juniper:
// lcd_driver_top
module lcd_driver_top (
    input  wire clk,
    input  wire rst_n,
    output wire lcd_resetn,
    output wire lcd_cs,
    output wire lcd_dc,
    output wire lcd_sclk,
    output wire lcd_sda
);
clock: 10.0 ns
lec_check: 0
abc_area: 1
cap_margin: 20
cell_pad_in_sites_global_placement: 3
core_aspect_ratio: 0.75
core_margin: 6
core_utilization: 52
cts_cluster_size: 38
max_routing_layer: met4
min_routing_layer: met2
place_density: 0.81
setup_slack_margin: -0.72
slew_margin: 35
tns_end_percent: 65
run.sh (not shown) runs the stock make flow with config.mk's settings and CLKGATE_MAP_FILE=.
No final results exist for juniper, since it was stopped by error GPL-0301 during global placement without I/O (3_1_place_gp_skip_io).
The inputs of quartz differ from those of juniper as listed below.
- a change of CORE_UTILIZATION from 52 to 61
- a deleted ABC_AREA that had been 1
- a change of CORE_MARGIN from 6 to 2
- a deleted PLACE_DENSITY that had been 0.81
- a change of CTS_CLUSTER_SIZE from 38 to 31
- a deleted MAX_ROUTING_LAYER that had been met4
- a deleted SETUP_SLACK_MARGIN that had been -0.72
- a change of SLEW_MARGIN from 35 to 20
- a deleted CORE_ASPECT_RATIO that had been 0.75
- a deleted MIN_ROUTING_LAYER that had been met2
- a deleted TNS_END_PERCENT that had been 65
- a deleted CELL_PAD_IN_SITES_GLOBAL_PLACEMENT that had been 3
- a change of the clock period (ns, I/O delays scaled along) from 10.0 to 5.16
### Flow results
- quartz finished every step from synthesis to the final layout, and the layout passed the timing, design-rule and antenna checks.
- In the summary table, juniper is marked failed, with error GPL-0301 raised in global placement without I/O (3_1_place_gp_skip_io).
- Synthesized area (quartz vs. juniper) decreases by a few percent
- In the floorplan summary, quartz is listed with a die area less than that of juniper.
- Going from juniper to quartz, sequential cell area fraction in the yosys report grows by 1.6 points.
- [compare] base=juniper new=quartz: average instance area after synthesis now larger; share of flip-flops with an asynchronous set or reset after synthesis comparable; die extent in x now smaller; synthesis area per yosys now smaller.
- Between quartz and juniper, synthesized instance count is lower for quartz, juniper comes in above that.
- Comparing quartz with juniper, the area fraction in full adders, half adders and majority gates came out essentially unchanged.
- Multiplexer share of the synthesized area (lower): juniper
Relative to quartz, the following input files were edited for yarrow:
- CELL_PAD_IN_SITES_DETAIL_PLACEMENT: unset -> 1
- CORE_ASPECT_RATIO: unset -> 0.73
- CORE_UTILIZATION: 61 -> 40
- CTS_CLUSTER_SIZE: 31 -> unset
- the clock period (ns, I/O delays scaled along): 5.16 -> 10.0
Results
- Taking quartz as the reference point, the number of cells on the critical path of yarrow rises by 2.
- quartz reports its timing endpoint of the critical path as fifo_inst.data[11][7]$_DFFE_PN0P_ while yarrow reports fifo_inst.data[10][4]$_DFFE_PN0P_.
- Compare quartz and yarrow | final critical delay including setup and external delays higher: yarrow
- Source of the critical timing path: fifo_inst.wr_ptr[3]$_DFFE_PN0P_ -> quartz, fifo_inst.rd_ptr[3]$_DFFE_PN0P_ -> yarrow
- Summary — sequential cell area share, yarrow relative to quartz: lower, by 0.72 points.
- Diff quartz -> yarrow: number of buffers and inverters on the critical path moved up; post-synthesis register bit count level; design area moved up; total power moved down; x dimension of the die moved up.
- met3 layer usage reported by global route, quartz and yarrow, lower one = yarrow.
Changes in xenon relative to yarrow:
- CORE_UTILIZATION changed from 40 to 72
- CORE_ASPECT_RATIO removed (was 0.73)
- CTS_CLUSTER_DIAMETER newly set to 385
- CELL_PAD_IN_SITES_DETAIL_PLACEMENT removed (was 1)
- the clock period (ns, I/O delays scaled along) changed from 10.0 to 5.19
==> comparison <==
- For yarrow, the first element of the critical path was fifo_inst.rd_ptr[3]$_DFFE_PN0P_, unlike xenon, where it was fifo_inst.rd_ptr[2]$_DFFE_PN0P_.
- As far as top-level port count goes, yarrow and xenon are indistinguishable; the numbers are identical.
- yarrow → xenon: power higher, count of clock-buffer cells in the layout went down by 3, logic area flat, clock network fraction of total power fell 2.2 points.
- Per the comparison of xenon with yarrow, path length in cells of the critical path about even; via count fell 0.95%; count of standard-cell rows fell about 14%; sequential share of layout area rose 0.82 points.
- xenon reports its worst-path cell with the longest stage delay as or4_4 while yarrow reports a211oi_2.
- Cell count of xenon falls short of that of yarrow by more than 10%.
- The peak-usage layer in the global routing report comes out met2 in one run and met1 in the other, namely in xenon and yarrow respectively.


Starting RTL as in the previous note.
export LEC_CHECK = 0
export CAP_MARGIN = 25
export CELL_PAD_IN_SITES_DETAIL_PLACEMENT = 2
export CELL_PAD_IN_SITES_GLOBAL_PLACEMENT = 2
export CORE_ASPECT_RATIO = 0.81
export CORE_MARGIN = 5
export CORE_UTILIZATION = 40
export CTS_CLUSTER_SIZE = 26
export GPL_ROUTABILITY_DRIVEN = 0
export GPL_TIMING_DRIVEN = 0
export HOLD_SLACK_MARGIN = 0.07
export MAX_ROUTING_LAYER = met4
export MIN_ROUTING_LAYER = met1
export SETUP_SLACK_MARGIN = -0.34
export SLEW_MARGIN = 35
export TNS_END_PERCENT = 75
create_clock -name core_clock -period 3.31 [get_ports {clk}]
The starting point completed and failed the layout checks on setup timing.
Next try:
==> flow/config.mk (replaced) <==
export PLATFORM = sky130hd
export DESIGN_NAME = lcd_driver_top
export DESIGN_NICKNAME = lcd_driver_top
export VERILOG_FILES = /design/flow/design.v
export SDC_FILE = /design/flow/constraint.sdc
export NUM_CORES = 4
export LEC_CHECK = 0
export CAP_MARGIN = 20
export CORE_MARGIN = 2
export CORE_UTILIZATION = 9
export SLEW_MARGIN = 20
==> flow/constraint.sdc (replaced) <==
create_clock -name core_clock -period 10.7 [get_ports {clk}]
set_input_delay 2.1400 -clock core_clock [delete_from_list [all_inputs] [get_ports {clk}]]
set_output_delay 2.1400 -clock core_clock [all_outputs]
set_load 0.01 [all_outputs]
Effect:
- The changed run finished with timing, DRC and antenna clean
- clock-buffer cell count falls by 14
- cell area rises by 9.1%
- total power falls by 71%
- cell count rises by 81%
Next try:
--- a/flow/config.mk
+++ b/flow/config.mk
@@ -6,6 +6,9 @@
 export NUM_CORES = 4
 export LEC_CHECK = 0
+export ABC_AREA = 1
 export CAP_MARGIN = 20
 export CORE_MARGIN = 2
-export CORE_UTILIZATION = 9
+export CORE_UTILIZATION = 72
+export CTS_CLUSTER_SIZE = 82
+export PLACE_DENSITY = 0.35
 export SLEW_MARGIN = 20
==> flow/constraint.sdc (replaced) <==
create_clock -name core_clock -period 2.1 [get_ports {clk}]
set_input_delay 0.4200 -clock core_clock [delete_from_list [all_inputs] [get_ports {clk}]]
set_output_delay 0.4200 -clock core_clock [all_outputs]
set_load 0.01 [all_outputs]
=> The new run aborted during global routing (5_1_grt) (GRT-0232); synthesized cell count rises by 50%; die area goes down by 87%; synthesized area went up by 3.5%.
Next try:
--- a/flow/config.mk
+++ b/flow/config.mk
@@ -10,5 +10,3 @@
 export CORE_MARGIN = 2
 export CORE_UTILIZATION = 72
-export CTS_CLUSTER_SIZE = 82
-export PLACE_DENSITY = 0.35
 export SLEW_MARGIN = 20
==> flow/constraint.sdc (replaced) <==
create_clock -name core_clock -period 2.23 [get_ports {clk}]
set_input_delay 0.4460 -clock core_clock [delete_from_list [all_inputs] [get_ports {clk}]]
set_output_delay 0.4460 -clock core_clock [all_outputs]
set_load 0.01 [all_outputs]
Outcome:
- This time the run finished but fails on setup timing
- synthesized area is unchanged
- die area is unchanged
- synthesized cell count is unchanged
Next try:
--- a/flow/config.mk
+++ b/flow/config.mk
@@ -10,3 +10,5 @@
 export CORE_MARGIN = 2
 export CORE_UTILIZATION = 72
+export CTS_CLUSTER_DIAMETER = 357
+export CTS_CLUSTER_SIZE = 30
 export SLEW_MARGIN = 20
==> flow/constraint.sdc (replaced) <==
create_clock -name core_clock -period 2.1 [get_ports {clk}]
set_input_delay 0.4200 -clock core_clock [delete_from_list [all_inputs] [get_ports {clk}]]
set_output_delay 0.4200 -clock core_clock [all_outputs]
set_load 0.01 [all_outputs]
After rerunning: The new run ended with an error in global routing (5_1_grt) with ODB-0269; die size is unchanged; synthesized area stays the same; synthesized cell count is unchanged.


Setup of job 101:
lcd_driver_top again, from the RTL that the note above started with.
==> flow/config.mk <==
export PLATFORM = sky130hd
export DESIGN_NAME = lcd_driver_top
export DESIGN_NICKNAME = lcd_driver_top
export VERILOG_FILES = /design/flow/design.v
export SDC_FILE = /design/flow/constraint.sdc
export NUM_CORES = 4
export LEC_CHECK = 0
export CAP_MARGIN = 20
export CELL_PAD_IN_SITES_DETAIL_PLACEMENT = 0
export CELL_PAD_IN_SITES_GLOBAL_PLACEMENT = 0
export CORE_MARGIN = 2
export CORE_UTILIZATION = 71
export CTS_CLUSTER_SIZE = 41
export GPL_ROUTABILITY_DRIVEN = 0
export MIN_ROUTING_LAYER = met1
export SETUP_SLACK_MARGIN = -0.2
export SLEW_MARGIN = 35
==> flow/constraint.sdc <==
create_clock -name core_clock -period 2.34 [get_ports {clk}]
set_input_delay 0.4680 -clock core_clock [delete_from_list [all_inputs] [get_ports {clk}]]
set_output_delay 0.4680 -clock core_clock [all_outputs]
set_load 0.01 [all_outputs]
In job 101 the implementation completed, yet the final layout does not meet the checks, the culprit being negative setup slack.
Changes in job 102 relative to job 101:
Settings: a deleted SETUP_SLACK_MARGIN that had been -0.2; a deleted CELL_PAD_IN_SITES_GLOBAL_PLACEMENT that had been 0; a deleted MIN_ROUTING_LAYER that had been met1; a deleted GPL_ROUTABILITY_DRIVEN that had been 0; a change of CORE_UTILIZATION from 71 to 52; a deleted CELL_PAD_IN_SITES_DETAIL_PLACEMENT that had been 0; a change of SLEW_MARGIN from 35 to 20; a deleted CTS_CLUSTER_SIZE that had been 41; a change of the clock period (ns, I/O delays scaled along) from 2.34 to 3.77.
==> comparison <==
Job 102 completed end to end with timing, DRC and antenna clean.
The flow for job 101 finished, though final verification flagged negative setup slack.
Going from job 101 to job 102, total non-filler cell area in the finished layout shrank by a little under 10%.
Of job 102 and job 101, it is job 102 that has the lower clock-buffer cell count.
Utilization job 101 -> job 102: down
Setup changes, job 102 to job 103
Settings: SETUP_SLACK_MARGIN: unset -> 1.05; CORE_UTILIZATION: 52 -> 40.
==> results <==
Maximum frequency, job 103 and job 102: higher on job 103. Wire length of the first global-routing pass delta (job 103 − job 102): unfavourable. Run comparison: job 103 end point of the critical path fifo_inst.data[7][5]$_DFFE_PN0P_; job 102 end point of the critical path data_source_inst.pixel_cnt[6]$_DFFE_PN0P_. Clock network contribution to total cell area, job 103 and job 102: smaller value in job 103. In job 103, the design area came out about 7% above the value in job 102.
#### Input delta (job 104 over job 103)
Settings: SETUP_SLACK_MARGIN removed (was 1.05).
--- outcome ---
Looking at portion of the layout cell area used by non-clock buffers, job 104 sits below job 103. Detail-routed net length per standard cell: job 104 and job 103 compared, lower one is job 104. Looking at total leakage power, job 104 sits about 9% below job 103. Job 104 vs job 103 — ratio of total power to cell area climbed by a little under 10%. Fmax: job 104 below job 103. Worst max-slew margin expressed relative to the limit in job 104 is 4.3 points lower than in job 103. Looking at final worst hold slack, job 104 sits 0.044 ns above job 103. Area fraction in mux cells essentially unchanged between job 104 and job 103.


Setup of run A:
lcd_driver_top again, from the RTL that the note above started with.
Settings: LEC_CHECK=0, CAP_MARGIN=25, CELL_PAD_IN_SITES_DETAIL_PLACEMENT=2, CELL_PAD_IN_SITES_GLOBAL_PLACEMENT=2, CORE_ASPECT_RATIO=0.81, CORE_MARGIN=5, CORE_UTILIZATION=40, CTS_CLUSTER_SIZE=26, GPL_ROUTABILITY_DRIVEN=0, GPL_TIMING_DRIVEN=0, MAX_ROUTING_LAYER=met4, MIN_ROUTING_LAYER=met1, SETUP_SLACK_MARGIN=-0.34, SLEW_MARGIN=35; clock period 3.45 ns.
In run A the implementation ran to completion but is not tape-out ready, as the final checks report negative setup slack.
### run A -> run B
==> flow/config.mk <==
export PLATFORM = sky130hd
export DESIGN_NAME = lcd_driver_top
export DESIGN_NICKNAME = lcd_driver_top
export VERILOG_FILES = /design/flow/design.v
export SDC_FILE = /design/flow/constraint.sdc
export NUM_CORES = 4
export LEC_CHECK = 0
export CAP_MARGIN = 20
export CORE_MARGIN = 2
export CORE_UTILIZATION = 72
export SLEW_MARGIN = 20
==> flow/constraint.sdc <==
create_clock -name core_clock -period 3.94 [get_ports {clk}]
set_input_delay 0.7880 -clock core_clock [delete_from_list [all_inputs] [get_ports {clk}]]
set_output_delay 0.7880 -clock core_clock [all_outputs]
set_load 0.01 [all_outputs]
[summary]
Both conditions hold for run B: the flow ran to the end and the final layout passed the timing, design-rule and antenna checks. In run B, the reported leakage power came out about 1.4% below the value in run A. Changes observed in run B relative to run A: number of vias per cell after detailed routing now sits higher, count of clock-buffer cells in the layout down 4, flop share of the area went up 1.7 points. The higher total length of routed met3 wires came out of run A. Diff run A -> run B | critical path depth | increase of 2. Compared with run A, in run B global-route usage grew by 9.2 points; final critical-path setup slack went up; aggregate routed wire length fell 13,000 µm; maximum net fanout on the critical path moved up.
Setup changes, run B to run C
-- flow/config.mk --
<<< run B, line 6
export NUM_CORES = 4
export LEC_CHECK = 0
export CAP_MARGIN = 20
export CORE_MARGIN = 2
export CORE_UTILIZATION = 72
export SLEW_MARGIN = 20
>>> run C, line 6
export NUM_CORES = 4
export LEC_CHECK = 0
export ABC_AREA = 1
export CAP_MARGIN = 20
export CORE_MARGIN = 2
export CORE_UTILIZATION = 72
export CTS_CLUSTER_SIZE = 32
export PLACE_DENSITY_LB_ADDON = 0.27
export SLEW_MARGIN = 20
==> flow/constraint.sdc <==
create_clock -name core_clock -period 2.1 [get_ports {clk}]
set_input_delay 0.4200 -clock core_clock [delete_from_list [all_inputs] [get_ports {clk}]]
set_output_delay 0.4200 -clock core_clock [all_outputs]
set_load 0.01 [all_outputs]
### Flow results
Run C got as far as 5_1_grt, where a tool error ended the run. Compared with run B, synthesis area per yosys in run C increased by a few percent. Per the comparison of run C with run B, number of H-tree levels was more or less identical, post-CTS setup buffer count went up by 25, number of placed instances with taps included went up by 737.
[inputs] run D vs run C
-- flow/config.mk --
<<< run C, line 10
export CORE_MARGIN = 2
export CORE_UTILIZATION = 72
export CTS_CLUSTER_SIZE = 32
export PLACE_DENSITY_LB_ADDON = 0.27
export SLEW_MARGIN = 20
>>> run D, line 10
export CORE_MARGIN = 2
export CORE_UTILIZATION = 72
export CTS_CLUSTER_SIZE = 15
export HOLD_SLACK_MARGIN = 0.3
export PLACE_DENSITY_LB_ADDON = 0.27
export SLEW_MARGIN = 35
==> flow/constraint.sdc <==
create_clock -name core_clock -period 2.37 [get_ports {clk}]
set_input_delay 0.4740 -clock core_clock [delete_from_list [all_inputs] [get_ports {clk}]]
set_output_delay 0.4740 -clock core_clock [all_outputs]
set_load 0.01 [all_outputs]
Notes after the runs:
The flow ran to completion for all of run D and run C but run C, which stopped partway.
[run D] flow finished | final checks: failed | reasons: negative setup slack
Flow for run C halted at 5_1_grt, error code GRT-0232.
Per the comparison of run D with run C, total of cells resized after clock tree synthesis went down by 147; instance count after placement with tap cells included -about 1.8%; post-synthesis share of cell area spent on and, or, nand and nor gates now sits at about the same level.
Post-synth net total across run D and run C: no real change.
Count of buffers added by post-CTS timing repair for setup in run D is 25 below run C.
Input-level comparison between run E and run D:
-- flow/config.mk --
<<< run D, line 10
export CORE_MARGIN = 2
export CORE_UTILIZATION = 72
export CTS_CLUSTER_SIZE = 15
export HOLD_SLACK_MARGIN = 0.3
export PLACE_DENSITY_LB_ADDON = 0.27
export SLEW_MARGIN = 35
>>> run E, line 10
export CORE_MARGIN = 2
export CORE_UTILIZATION = 72
export SLEW_MARGIN = 20
==> flow/constraint.sdc <==
create_clock -name core_clock -period 2.58 [get_ports {clk}]
set_input_delay 0.5160 -clock core_clock [delete_from_list [all_inputs] [get_ports {clk}]]
set_output_delay 0.5160 -clock core_clock [all_outputs]
set_load 0.01 [all_outputs]
Results
Run E completed end to end with timing, DRC and antenna clean.
In the reports for run E and run D, the larger fraction of the core area covered by cells at the end of the flow belongs to run D.
Comparing total negative slack for run E and run D, the smaller number came from run D.
A type of the most critical hold path of reg -> reg is what run E shows, while in -> async belongs to run D.
[compare] base=run D new=run E: share of the cycle needed by the critical path after routing went down by 30 points; clock network latency to the later pin of the worst-skew pair decreased 20 ps; via count moved down.
Measured against run E, the maximum frequency of run D comes out at 0.828 times the reference value.
A capturing instance or port of the critical path of fifo_inst.data[0][8] is what run E shows, while fifo_inst.read_data[0] belongs to run D.
No activity file was given, so power comes from the tool's default toggle rates.
